==> trial 33: inputs <==
Design Circle_Area_Calculator, start of the top module:
module Circle_Area_Calculator(clk, rst, radius, area);
  input wire clk, rst;
  input wire [31:0] radius;
  output reg [31:0] area;
  wire [31:0] Square_radius, Result;
  parameter Pi = 32'b01000000010010010000111111010000;
  FloatMultiplier_rounding FM0(.Multiplicand(radius), .Multiplier(radius), .Result(Square_radius));
  FloatMultiplier_rounding FM1(.Multiplicand(Square_radius), .Multiplier(Pi), .Result(Result));
  always @(posedge clk) begin
	if(rst) begin
		area[31:0] <= 1'b0;
	end else begin
		area[31:0] <= Result[31:0];
	end
  end
endmodule
make LEC_CHECK=0 ABC_AREA=1 CAP_MARGIN=20 CORE_MARGIN=2 CORE_UTILIZATION=72 CTS_CLUSTER_DIAMETER=341 CTS_CLUSTER_SIZE=79 MAX_ROUTING_LAYER=met4 PLACE_DENSITY_LB_ADDON=0.01 SLEW_MARGIN=20 finish   # period 25.5 ns
run.sh (not shown) runs the stock make flow with config.mk's settings and CLKGATE_MAP_FILE=.
==> build 14 (differences from trial 33) <==
Settings changed: CTS_CLUSTER_DIAMETER 341 to 353, CTS_CLUSTER_SIZE 79 to 15, PLACE_DENSITY_LB_ADDON 0.01 to unset.
==> flow/constraint.sdc (replaced) <==
create_clock -name core_clock -period 27.6 [get_ports {clk}]
set_input_delay 5.5200 -clock core_clock [delete_from_list [all_inputs] [get_ports {clk}]]
set_output_delay 5.5200 -clock core_clock [all_outputs]
set_load 0.01 [all_outputs]
==> trial 23 (differences from trial 33) <==
Settings changed: ABC_AREA 1 to unset, CORE_UTILIZATION 72 to 67, CTS_CLUSTER_DIAMETER 341 to 353, CTS_CLUSTER_SIZE 79 to unset, PLACE_DENSITY_LB_ADDON 0.01 to unset.
==> flow/constraint.sdc (replaced) <==
create_clock -name core_clock -period 27.6 [get_ports {clk}]
set_input_delay 5.5200 -clock core_clock [delete_from_list [all_inputs] [get_ports {clk}]]
set_output_delay 5.5200 -clock core_clock [all_outputs]
set_load 0.01 [all_outputs]
==> trial 94 (differences from trial 33) <==
Settings changed: ABC_AREA 1 to unset, CORE_UTILIZATION 72 to 32, CTS_CLUSTER_DIAMETER 341 to unset, CTS_CLUSTER_SIZE 79 to unset, MAX_ROUTING_LAYER met4 to unset, PLACE_DENSITY_LB_ADDON 0.01 to unset.
==> flow/constraint.sdc (replaced) <==
create_clock -name core_clock -period 45.4 [get_ports {clk}]
set_input_delay 9.0800 -clock core_clock [delete_from_list [all_inputs] [get_ports {clk}]]
set_output_delay 9.0800 -clock core_clock [all_outputs]
set_load 0.01 [all_outputs]
==> notes <==
- Trial 33 stopped in global routing (5_1_grt). Trial 94 passed the timing, DRC and antenna checks. Build 14 passed the timing, DRC and antenna checks. Trial 23 finished with negative setup slack left.
- The lowest via count belongs to trial 94, the highest to trial 23.
- Setup slack, lowest first: trial 23, build 14, trial 94.
- The highest final area belongs to trial 23, the lowest to trial 94.
- Utilization, highest first: trial 23, build 14, trial 94.
- In trial 94 the non-clock buffer count is lower than in trial 23, by 763.
- Critical path depth: build 14 > trial 23 > trial 94.
==> figures <==
Transition time at the pin with the least slew margin: trial 33 -; trial 23 1.09 ns; trial 94 0.994 ns; build 14 0.802 ns
Outcome: trial 33 did not finish; trial 23 failed layout checks; trial 94 timing/DRC/antenna clean; build 14 timing/DRC/antenna clean
Last stage reached: trial 33 global routing (5_1_grt); trial 23 -; trial 94 -; build 14 -
Reasons for failing layout checks: trial 33 -; trial 23 negative setup slack; trial 94 -; build 14 -
DR vias/cell: trial 33 -; trial 23 6.06; trial 94 5.15; build 14 5.48
Post-Syn Instances: trial 33 5045; trial 23 4297; trial 94 4297; build 14 5045
Number of violations of the max-capacitance limit: trial 33 -; trial 23 0; trial 94 0; build 14 0
Setup slack at placement: trial 33 -2.33 ns; trial 23 -1.51 ns; trial 94 8.31 ns; build 14 -0.257 ns
Total detailed-routing wirelength: trial 33 -; trial 23 101 mm; trial 94 82.5 mm; build 14 84.8 mm
Overall chip area: trial 33 46800 um2; trial 23 49900 um2; trial 94 103000 um2; build 14 46800 um2
Routed wl met3: trial 33 -; trial 23 5.86 mm; trial 94 1.62 mm; build 14 4.34 mm
Die extent in x: trial 33 216 um; trial 23 223 um; trial 94 321 um; build 14 216 um
Share of the core filled with cells in the final layout: trial 33 -; trial 23 85.0%; trial 94 34.5%; build 14 81.8%
Part of the cycle the worst path needs: trial 33 -; trial 23 103%; trial 94 81.1%; build 14 95.8%
Cell class with the largest area share: trial 33 -; trial 23 logic gates; trial 94 logic gates; build 14 logic gates
